==> run A: inputs <==
==> flow/design.v (excerpt) <==
module  CONV(
	input				clk,
	input				reset,
	output logic		busy,	
	input				ready,	
	output logic [13:0]	iaddr,
	input  		 [7:0]	idata,	
	output logic		ioe,
	output logic		wen_L0,
	output logic		oe_L0,
	output logic [13:0]	addr_L0,
	output logic [11:0] w_data_L0,
	input  		 [11:0] r_data_L0,
	output logic 		wen_L1,
	output logic		oe_L1,
	output logic [11:0]	addr_L1,
	output logic [11:0]	w_data_L1,
	input  		 [11:0]	r_data_L1,
	output logic		oe_weight,
	output logic [15:0]	addr_weight,
	input  logic signed  [7:0]  r_data_weight,
	output logic		wen_L2,
	output logic [3:0]	addr_L2,
	output logic [31:0]	w_data_L2
	);
reg [1:0] fully_flag;
reg[3:0] i0,i4,i5,i6;
reg [3:0] state,next_state;
reg [11:0] data [0:8];
reg [15:0] zero_index,addr_index0,addr_index1,addr_index2,addr_index3,addr_index4,L0_index;
reg signed [31:0] data_fully;
parameter INIT=4'd0,ADDR1=4'd1,WAIT1=4'd2,DATA_i0=4'd3,LAYER0=4'd4,ADDR2=4'd5,LAYER1=4'd6,
		  LAYER1_1=4'd7,ADDR3=4'd8,WAIT3=4'd9,LAYER2=4'd10,LAYER2_1=4'd11,FINI=4'd12;
always @(posedge clk or posedge reset ) begin
  if(reset) state<=INIT;
  else state<=next_state;
end
always @(*) begin
	case (state)
		INIT:begin
			next_state=(ready)?ADDR1:INIT;	
		end 
		ADDR1:begin
			next_state=WAIT1;
		end
		WAIT1:begin
			next_state=(fully_flag==0)?DATA_i0:(fully_flag==1)?LAYER1:LAYER2;		   
		end
		DATA_i0:begin
			next_state=(i0>=8&&zero_index==0||i0>=7&&zero_index==127||i0>=5&&zero_index==16510||
			            i0>=4&&zero_index==16637||i0>=8&&zero_index%130==0&&zero_index!=0&&zero_index!=16510||
						i5>=7&&zero_index%130==127&&zero_index!=127&&zero_index!=16637||
						i6>=8&&zero_index>0&&zero_index<127||i4>=5&&zero_index>16510&&zero_index<16637||i4>=8)?LAYER0:ADDR1;	
		end
		LAYER0:begin
			next_state=(L0_index>=16383)?ADDR2:ADDR1;
		end
		ADDR2:begin
			next_state=WAIT1;
		end
		LAYER1:begin
			next_state=(i0>=3)?LAYER1_1:ADDR2;
		end
		LAYER1_1:begin
			next_state=(addr_index1>=4095)?ADDR3:ADDR2;
		end
		ADDR3:begin
			next_state=WAIT1;
		end
		LAYER2:begin
			next_state=(addr_index2>=4095)?LAYER2_1:ADDR3;
		end
		LAYER2_1:begin
			next_state=(addr_index4>=9)?FINI:ADDR3;
		end
		FINI:begin
			next_state=INIT;
		end
		default: next_state=INIT;
	endcase
end
always @(posedge clk) begin
	case (state)
		INIT:begin
			zero_index<=16'h0;
  ...
export LEC_CHECK = 0
export ABC_AREA = 1
export CAP_MARGIN = 20
export CORE_ASPECT_RATIO = 0.69
export CORE_MARGIN = 2
export CORE_UTILIZATION = 72
export CTS_CLUSTER_DIAMETER = 342
export CTS_CLUSTER_SIZE = 99
export PLACE_DENSITY = 0.38
export SETUP_SLACK_MARGIN = 2.01
export SLEW_MARGIN = 20
create_clock -name core_clock -period 6.89 [get_ports {clk}]
run.sh (not shown) runs the stock make flow with config.mk's settings and CLKGATE_MAP_FILE=.
==> run B: changes against run A <==
==> flow/config.mk (replaced) <==
export PLATFORM = sky130hd
export DESIGN_NAME = CONV
export DESIGN_NICKNAME = CONV
export VERILOG_FILES = /design/flow/design.v
export SDC_FILE = /design/flow/constraint.sdc
export NUM_CORES = 4
export LEC_CHECK = 0
export CAP_MARGIN = 20
export CORE_MARGIN = 2
export CORE_UTILIZATION = 40
export SLEW_MARGIN = 20
==> flow/constraint.sdc (replaced) <==
create_clock -name core_clock -period 12.4 [get_ports {clk}]
set_input_delay 2.4800 -clock core_clock [delete_from_list [all_inputs] [get_ports {clk}]]
set_output_delay 2.4800 -clock core_clock [all_outputs]
set_load 0.01 [all_outputs]
==> run P: changes against run A <==
==> flow/config.mk (replaced) <==
export PLATFORM = sky130hd
export DESIGN_NAME = CONV
export DESIGN_NICKNAME = CONV
export VERILOG_FILES = /design/flow/design.v
export SDC_FILE = /design/flow/constraint.sdc
export NUM_CORES = 4
export LEC_CHECK = 0
export ABC_AREA = 1
export CAP_MARGIN = 5
export CELL_PAD_IN_SITES_DETAIL_PLACEMENT = 1
export CELL_PAD_IN_SITES_GLOBAL_PLACEMENT = 1
export CORE_ASPECT_RATIO = 0.54
export CORE_MARGIN = 3
export CORE_UTILIZATION = 51
export CTS_CLUSTER_SIZE = 88
export GPL_ROUTABILITY_DRIVEN = 1
export GPL_TIMING_DRIVEN = 0
export HOLD_SLACK_MARGIN = 0.04
export MIN_ROUTING_LAYER = met1
export PLACE_DENSITY_LB_ADDON = 0.16
export SLEW_MARGIN = 20
==> flow/constraint.sdc (replaced) <==
create_clock -name core_clock -period 13.0 [get_ports {clk}]
set_input_delay 2.6000 -clock core_clock [delete_from_list [all_inputs] [get_ports {clk}]]
set_output_delay 2.6000 -clock core_clock [all_outputs]
set_load 0.01 [all_outputs]
==> results <==
- Run A failed in global routing. Run P completed without violations. Run B produced a clean layout.
- Between run B and run P, the lower via count is in run B (gap 21%, measured against run P).
- Of run P and run B, run P has the higher routed wire length (gap 49%, measured against run B).
- Between run P and run B, the lower first-iteration DRC count is in run B (gap 87%, measured against run B).
- Against run P, the design area of run B is lower by 3.9%.
- Sequential share of layout area: run P is lower than run B (1.1 points).
- Against run P, the worst hold slack of run B is higher by 15 ps.
- Against run B, the final cell count of run P is larger by about 14%.
